==> flow/design.v (excerpt) <==
module cpu(clk, rst, imem_addr, imem_data, dmem_addr, dmem_wdata, dmem_we, dmem_re, dmem_rdata);
make LEC_CHECK=0 CAP_MARGIN=20 CORE_MARGIN=2 CORE_UTILIZATION=68 SETUP_SLACK_MARGIN=-0.44 SLEW_MARGIN=20 finish   # period 6.81 ns
run.sh (not shown) runs the stock make flow with config.mk's settings and CLKGATE_MAP_FILE=.
The starting point completed and failed the layout checks on setup timing.
Next try:
--- a/flow/config.mk
+++ b/flow/config.mk
@@ -10,2 +10,3 @@
-export CORE_UTILIZATION = 68
-export SETUP_SLACK_MARGIN = -0.44
+export CORE_UTILIZATION = 63
+export MAX_ROUTING_LAYER = met4
+export PLACE_DENSITY = 0.6
==> flow/constraint.sdc (replaced) <==
create_clock -name core_clock -period 8.33 [get_ports {clk}]
set_input_delay 1.6660 -clock core_clock [delete_from_list [all_inputs] [get_ports {clk}]]
set_output_delay 1.6660 -clock core_clock [all_outputs]
set_load 0.01 [all_outputs]
Effect: This time the run finished with timing, DRC and antenna clean. Design area goes down by 4.5%. Clock power came out lower by 14%. Core utilization came out lower by 9.2 points. Setup slack is better by 470 ps. Sequential power shrinks by 18%. Total power falls by 18%. Via count went down by 8.2%. Non-clock buffer count shrinks by 359. Sequential share of layout area increases by 1.3 points. Routed wire length is lower by 8.5%.
Next try:
--- a/flow/config.mk
+++ b/flow/config.mk
@@ -10,2 +10 @@
-export CORE_UTILIZATION = 63
-export MAX_ROUTING_LAYER = met4
+export CORE_UTILIZATION = 40
==> flow/constraint.sdc (replaced) <==
create_clock -name core_clock -period 10.9 [get_ports {clk}]
set_input_delay 2.1800 -clock core_clock [delete_from_list [all_inputs] [get_ports {clk}]]
set_output_delay 2.1800 -clock core_clock [all_outputs]
set_load 0.01 [all_outputs]
The new run produced a clean layout.
Total power is lower by 26%.
Final cell count is higher by 5.5%.
Worst hold slack loses 3.8 ps.
Core utilization is lower by 28 points.
Next try:
--- a/flow/config.mk
+++ b/flow/config.mk
@@ -8,0 +9 @@
+export CELL_PAD_IN_SITES_GLOBAL_PLACEMENT = 1
@@ -10 +11,3 @@
-export CORE_UTILIZATION = 40
+export CORE_UTILIZATION = 62
+export GPL_ROUTABILITY_DRIVEN = 0
+export MAX_ROUTING_LAYER = met5
==> flow/constraint.sdc (replaced) <==
create_clock -name core_clock -period 8.61 [get_ports {clk}]
set_input_delay 1.7220 -clock core_clock [delete_from_list [all_inputs] [get_ports {clk}]]
set_output_delay 1.7220 -clock core_clock [all_outputs]
set_load 0.01 [all_outputs]
- This time the run reached the layout checks and failed them: setup timing
- wire length went down by 6.3%
- global-route usage rises by 14 points
- sequential power rose by 27%
- cell count shrinks by 5.8%
- synthesized area does not change
- critical path depth drops by 2
- die area shrinks by 35%
- setup slack got worse by 740 ps
- final area came out higher by 2.3%
- synthesized cell count is unchanged
- power increases by 34%

Setup of run 1:
cpu again, from the RTL that the note above started with.
Design cpu, start of the top module:
module cpu(clk, rst, imem_addr, imem_data, dmem_addr, dmem_wdata, dmem_we, dmem_re, dmem_rdata);
	input clk;
	input rst;
	output [6:0] imem_addr;
	input [31:0] imem_data;
	output [4:0] dmem_addr;
	output [31:0] dmem_wdata;
	output dmem_we;
	output dmem_re;
	input [31:0] dmem_rdata;
	wire[6:0] programcounter,pcout,instructionOut;
	PC p1(programcounter,instructionOut,clk,rst);
	pcplus1 pc2(pcout,programcounter);
	assign imem_addr = programcounter;
	instructiondec in2(instructionOut,clk,rst,imem_data,pcout,dmem_addr,dmem_wdata,dmem_we,dmem_re,dmem_rdata);
endmodule
==> flow/config.mk <==
export PLATFORM = sky130hd
export DESIGN_NAME = cpu
export DESIGN_NICKNAME = cpu
export VERILOG_FILES = /design/flow/design.v
export SDC_FILE = /design/flow/constraint.sdc
export NUM_CORES = 4
export LEC_CHECK = 0
export CAP_MARGIN = 30
export CORE_ASPECT_RATIO = 1.85
export CORE_MARGIN = 2
export CORE_UTILIZATION = 45
export CTS_CLUSTER_DIAMETER = 206
export CTS_CLUSTER_SIZE = 10
export SLEW_MARGIN = 20
==> flow/constraint.sdc <==
create_clock -name core_clock -period 14.4 [get_ports {clk}]
set_input_delay 2.8800 -clock core_clock [delete_from_list [all_inputs] [get_ports {clk}]]
set_output_delay 2.8800 -clock core_clock [all_outputs]
set_load 0.01 [all_outputs]
Setup changes, run 1 to run 2
Settings: changing CTS_CLUSTER_SIZE from 10 to 94; setting TNS_END_PERCENT to 10 for the first time; changing CORE_UTILIZATION from 45 to 72; removing CORE_ASPECT_RATIO (formerly 1.85); changing CAP_MARGIN from 30 to 20; changing CTS_CLUSTER_DIAMETER from 206 to 354; setting PLACE_DENSITY to 0.38 for the first time; changing the clock period (ns, I/O delays scaled along) from 14.4 to 6.06.
### Flow results
- Summary of run 2 over run 1: detailed placer's ending HPWL went up, post-CTS setup-driven buffer insertion count up 36, number of standard cells reported by yosys flat.
- Fraction of the mapped netlist area in adder cells came out exactly the same in run 2 and run 1.
- Run 2 did not make it past global routing (5_1_grt), where a tool error ended it.
The inputs of run 3 differ from those of run 2 as listed below.
Settings: a deleted CTS_CLUSTER_DIAMETER that had been 354; an added ABC_AREA of 1; a deleted CTS_CLUSTER_SIZE that had been 94; a change of PLACE_DENSITY from 0.38 to 0.6; a deleted TNS_END_PERCENT that had been 10; a change of CORE_UTILIZATION from 72 to 57; a change of the clock period (ns, I/O delays scaled along) from 6.06 to 9.25.
Notes after the runs:
Summary across run 2 and run 3: the single failing run is run 2.
Status: run 2 FAILED at global routing (5_1_grt) (tool error)
Number of instances in the synthesized netlist in run 3 is about 70% above run 2.
When the final numbers for run 2 and run 3 were put side by side, the area fraction in xor and xnor cells turned out to be smaller in run 3.
Delta(CTS H-tree depth, run 3 - run 2) > 0
The yosys stat chip area in run 3 sits 14% above the value recorded for run 2.
Standard-cell row count, run 2 and run 3: larger value in run 3
> inputs changed (run 3 -> run 4)
Settings: SETUP_SLACK_MARGIN now -0.44, previously not set; PLACE_DENSITY now 0.65, was 0.6; CORE_UTILIZATION now 72, was 57; ABC_AREA no longer set, was 1; the clock period (ns, I/O delays scaled along) now 6.48, was 9.25.
--- outcome ---
- Against run 3, final HPWL from detailed placement in run 4 rose slightly.
- Compared with run 3, in run 4 number of setup buffers added after CTS picked up an extra 15; net count of the mapped netlist lost about 40%.
- Synthesized cell area ends up higher on run 3.
- In run 4 the per-instance average area after synthesis turned out 52% higher than in run 3.
- Per the comparison of run 4 with run 3, cell row count went down 21, chip area from the yosys synthesis statistics went down about 12%, die area went down 36000 um^2.
- Run status, run 4: aborted in global routing (5_1_grt), error GRT-0232
No activity file was given, so power comes from the tool's default toggle rates.
